## build 80
==> flow/design.v (excerpt) <==
module ALU (
    input Clk,
    input Reset,
    input [7:0] operand_A, operand_B,
    input [3:0] Sel,
    output [7:0] Out,
    output [3:0] Flag);
Size in the first run: about 1200 cells after synthesis, about 34 I/O pins, roughly 0.0072 sq mm of cells after synthesis.
Settings: LEC_CHECK=0, ABC_AREA=1, CAP_MARGIN=0, CELL_PAD_IN_SITES_GLOBAL_PLACEMENT=2, CORE_MARGIN=2, CORE_UTILIZATION=30, CTS_CLUSTER_SIZE=47, GPL_ROUTABILITY_DRIVEN=1, GPL_TIMING_DRIVEN=0, MAX_ROUTING_LAYER=met4, PLACE_DENSITY_LB_ADDON=0.23, SETUP_SLACK_MARGIN=4.75, SLEW_MARGIN=25, TNS_END_PERCENT=20; clock period 17.0 ns.
run.sh (not shown) runs the stock make flow with config.mk's settings and CLKGATE_MAP_FILE=.
For build 40, these inputs were changed with respect to build 80:
- a deleted GPL_ROUTABILITY_DRIVEN that had been 1
- a deleted ABC_AREA that had been 1
- a deleted SETUP_SLACK_MARGIN that had been 4.75
- a change of SLEW_MARGIN from 25 to 20
- a change of CORE_UTILIZATION from 30 to 39
- a deleted PLACE_DENSITY_LB_ADDON that had been 0.23
- a deleted CELL_PAD_IN_SITES_GLOBAL_PLACEMENT that had been 2
- a deleted MAX_ROUTING_LAYER that had been met4
- a deleted CTS_CLUSTER_SIZE that had been 47
- a deleted GPL_TIMING_DRIVEN that had been 0
- a change of CAP_MARGIN from 0 to 20
- a deleted TNS_END_PERCENT that had been 20
- a change of the clock period (ns, I/O delays scaled along) from 17.0 to 16.4
Findings:
- For the yosys stat chip area, build 40 came in about 8% lower than build 80 did.
- When build 40 is measured against build 80, its core utilization turns out 6.6 points higher.
- From build 80 to build 40 the numbers moved as follows: final hold slack went down by 12 ps; worst-case vdd ir drop went up by 0.023 mV; first-pass GRT wire length went down by about 16%.

* * *

Setup of v59:
Starting RTL as in the previous note.
export LEC_CHECK = 0
export ABC_AREA = 0
export CAP_MARGIN = 20
export CORE_MARGIN = 2
export CORE_UTILIZATION = 68
export PLACE_DENSITY_LB_ADDON = 0.06
export SLEW_MARGIN = 20
create_clock -name core_clock -period 11.5 [get_ports {Clk}]
global routing: v59 exited with error
Changes in v57 relative to v59:
Settings: putting SETUP_SLACK_MARGIN at -0.84 where nothing was set; clearing PLACE_DENSITY_LB_ADDON, which used to be 0.06; clearing ABC_AREA, which used to be 0; swapping 68 for 40 in CORE_UTILIZATION; swapping 11.5 for 13.0 in the clock period (ns, I/O delays scaled along).
- v57 reports a lower number of gates given a new drive strength after cts than v59 does.
- Summary of v57 over v59: area of the chip rose 67%; instance count after placement with tap cells included now larger; vertical die dimension higher; floorplan-stage core utilization shows a reduction of 29 points.
- Reported for v59 and v57, netlist area before placement turned out identical to the last digit.
- Number of core rows went up by more than a quarter going from v59 to v57.
- Ran to the end and failed final checks on negative setup slack: v57.
- Relative to v59, sum of net half-perimeters after detailed placement decreased by 9.3% in v57.
Input-level comparison between v56 and v57:
Settings: clearing SETUP_SLACK_MARGIN, which used to be -0.84; swapping 40 for 72 in CORE_UTILIZATION; putting ABC_AREA at 1 where nothing was set; putting CTS_CLUSTER_SIZE at 99 where nothing was set; swapping 13.0 for 11.9 in the clock period (ns, I/O delays scaled along).
Notes after the runs:
Completing all stages was not enough for v56: its layout failed the final checks because of negative setup slack. Delta (v56 minus v57): per-instance average area after synthesis down about 19%; total power after layout up 19%; clock skew flat; combinational share of power up 2.8 points. | setup slack after layout | lower: v57 |. The critical path depth in v57 is 0.67 times that in v56. Looking only at fraction of the cycle the final worst path needs, and setting everything else aside, the higher value of v56 and v57 goes to v57. The lower final weighted congestion in routability-driven placement came out of v57. Relative to v57, the global-route usage of v56 is higher by 17 points. Of v56 and v57, the higher summed negative setup slack over all endpoints belongs to v56. Compared with v57, v56 shows a higher first-pass GRT wire length.
[inputs] v2 vs v56
Settings: swapping 99 for 98 in CTS_CLUSTER_SIZE; putting CTS_CLUSTER_DIAMETER at 400 where nothing was set; putting CORE_ASPECT_RATIO at 0.5 where nothing was set; putting TNS_END_PERCENT at 10 where nothing was set; swapping 11.9 for 6.35 in the clock period (ns, I/O delays scaled along).
## What came out
Die size: v2 vs v56 up about 0.45%. FAIL for each of v2 and v56. Flow for v2 halted at global routing, error code GRT-0116. Number of input and output port buffers inserted: v2 vs v56 identical. Going from v56 to v2, width of the die increased by 41 um relative to the old numbers, maximum number of buffers from clock root to sink closely matched the old numbers, placed wire-length estimate after detailed placement increased by 17% relative to the old numbers.
Setup changes, v2 to v52
Settings: TNS_END_PERCENT: 10 -> 40; CTS_CLUSTER_DIAMETER: 400 -> unset; CORE_UTILIZATION: 72 -> 40; CTS_CLUSTER_SIZE: 98 -> unset; ABC_AREA: 1 -> unset; the clock period (ns, I/O delays scaled along): 6.35 -> 13.5.
## What came out
- Min floorplan die height across v2 and v52: v2
- v52 went all the way through synthesis, placement and routing and the layout is clean on timing, DRC and antenna.
- Taking v2 as the reference, in v52 number of port buffers roughly the same; area figure in the yosys stat output shrank by 8.0%; count of cells resized by post-cts repair lost 116.
- v2 -> v52: half-perimeter wire length of the detailed placement result decreased by more than 10%
- Between v2 and v52, area after synthesis decreased.
- Die outline width for v52: about 28% up relative to v2
- Note that the routability congestion estimate recorded for v52 amounts to 0.801 times the value seen in v2.
- Comparing v2 and v52, the lower net count entering floorplan is on v52.

* * *

run 1:
Starting RTL as in the previous note.
clock: 12.3 ns
lec_check: 0
abc_area: 1
cap_margin: 20
core_aspect_ratio: 1.47
core_margin: 2
core_utilization: 72
cts_cluster_diameter: 205
cts_cluster_size: 98
place_density: 0.39
slew_margin: 20
tns_end_percent: 10
Run 1 completed end to end with timing, DRC and antenna clean.
Changes in run 2 relative to run 1:
Settings: clearing PLACE_DENSITY, which used to be 0.39; clearing TNS_END_PERCENT, which used to be 10; clearing CTS_CLUSTER_SIZE, which used to be 98; clearing CTS_CLUSTER_DIAMETER, which used to be 205; swapping 72 for 58 in CORE_UTILIZATION; clearing CORE_ASPECT_RATIO, which used to be 1.47; clearing ABC_AREA, which used to be 1; swapping 12.3 for 13.0 in the clock period (ns, I/O delays scaled along).
Notes after the runs:
Final-layout clock buffer total essentially unchanged between run 2 and run 1.
Measured against each other, run 2 and run 1 differ in cell count of the worst reg-to-reg path, the lower figure coming from run 2.
The area after synthesis number comes out lower for run 2 vs run 1.
Relative to run 1, fraction of power consumed by combinational cells decreased by 0.2 points in run 2.
Of run 2 and run 1, run 2 shows the higher multi-input gate share of total cell area, with run 1 below it.
Between run 2 and run 1, the register clock-pin slew on the reported worst setup and hold paths figures differ only marginally.
Of the two values seen for cell with the biggest individual delay on the critical path, sky130_fd_sc_hd__clkdlybuf4s50_1 was produced by run 1 and sky130_fd_sc_hd__or4b_4 by run 2.
Summary of the comparison: via count is lower in run 2, relative to run 1.
Across both runs, routed wire length was lower for run 2 than for run 1.
[compare] base=run 1 new=run 2: relative area change from synthesis to final layout increased by 11 points relative to the old numbers; final critical-path share of the clock period has increased; final-layout non-clock buffer area share rose 4.9 points.
Input changes introduced in run 3 (baseline for comparison: run 2):
Settings: CORE_UTILIZATION: 58 -> 40; the clock period (ns, I/O delays scaled along): 13.0 -> 13.5.
Run 3 was carried through to the last stage, and its layout satisfied the timing, DRC and antenna checks.
In summary, run 2 completed successfully, with a layout that passed the timing, DRC and antenna checks.
operand_B[3] as the launch point of the critical path was reported by run 3, and operand_B[2] by run 2.
Diff run 3..run 2 | post-route DRC violation count | unchanged
[compare] base=run 2 new=run 3: post-route cell area decreased 440 sq um; wire length of the first global-routing pass -620 microns; total power consumption of the routed design went down by about 10%; met3 track utilization from global routing dropped 1.3 points; via count -about 9%.
The inputs of run 4 differ from those of run 3 as listed below.
Settings: CTS_CLUSTER_DIAMETER now 262, previously not set; SETUP_SLACK_MARGIN now -0.73, previously not set; CORE_MARGIN now 10, was 2; CAP_MARGIN now 10, was 20; GPL_ROUTABILITY_DRIVEN now 1, previously not set; CELL_PAD_IN_SITES_GLOBAL_PLACEMENT now 0, previously not set; CORE_ASPECT_RATIO now 0.61, previously not set; PLACE_DENSITY now 0.56, previously not set; MIN_ROUTING_LAYER now met2, previously not set; SLEW_MARGIN now 40, was 20.
--- outcome ---
What the final checks of run 4 revealed, after a flow that finished every stage, was a layout that fails on negative setup slack. The part of the power in the clock network in run 4 sits 0.9 points above the value recorded for run 3. Taking run 3 as the reference, in run 4 slew at the pin closest to its max-slew limit fell by 0.21 ns, area share of buffers outside the clock network went up by 4.0 points, placed instance count went up. The higher final period demand of the worst path came out of run 4. In terms of core utilization at floorplan, run 3 and run 4 differ only marginally. Run 4 gives less fill cell total of the finished layout than run 3 did. Summary of the comparison: worst setup margin is lower in run 4, relative to run 3. Compared with run 3, in run 4 routed metal-1 wirelength went down 11000 microns; final-report max-slew violation count held; post-synth tally of flip-flops with integrated enable held.
For run 5, these inputs were changed with respect to run 4:
Settings: clearing PLACE_DENSITY, which used to be 0.56; swapping 40 for 31 in CORE_UTILIZATION; clearing MIN_ROUTING_LAYER, which used to be met2; swapping 40 for 20 in SLEW_MARGIN; putting TNS_END_PERCENT at 15 where nothing was set; clearing CTS_CLUSTER_DIAMETER, which used to be 262; clearing GPL_ROUTABILITY_DRIVEN, which used to be 1; swapping 10 for 20 in CAP_MARGIN; clearing CORE_ASPECT_RATIO, which used to be 0.61; clearing CELL_PAD_IN_SITES_GLOBAL_PLACEMENT, which used to be 0; clearing SETUP_SLACK_MARGIN, which used to be -0.73.
Looking at the reports, run 5 completed the entire flow and the layout it produced met the timing, DRC and antenna checks. Diff run 4 -> run 5: post-synthesis chip area from yosys held steady; internal power consumption shrank by 0.0018 mW. The ratio of routed vias to standard cells in run 5 was lower than what run 4 gave. Final non-filler cell total, run 5 vs run 4: up by a few percent. Looking only at final critical path time including I/O delays and setup, and setting everything else aside, the higher value of run 5 and run 4 goes to run 4. As of run 5, critical path depth had risen by a few percent compared to run 4. Run 5 against run 4; cell total after placement is up by a few percent. Relative to run 4, routed wire length decreased by 20% in run 5. Final-layout setup total negative slack for run 5: 0.073 ns up relative to run 4. Run 5 reports its layer carrying the most global-route usage as met2 while run 4 reports met3.
Power figures rest on the tool's default switching activity, not on a simulated workload.
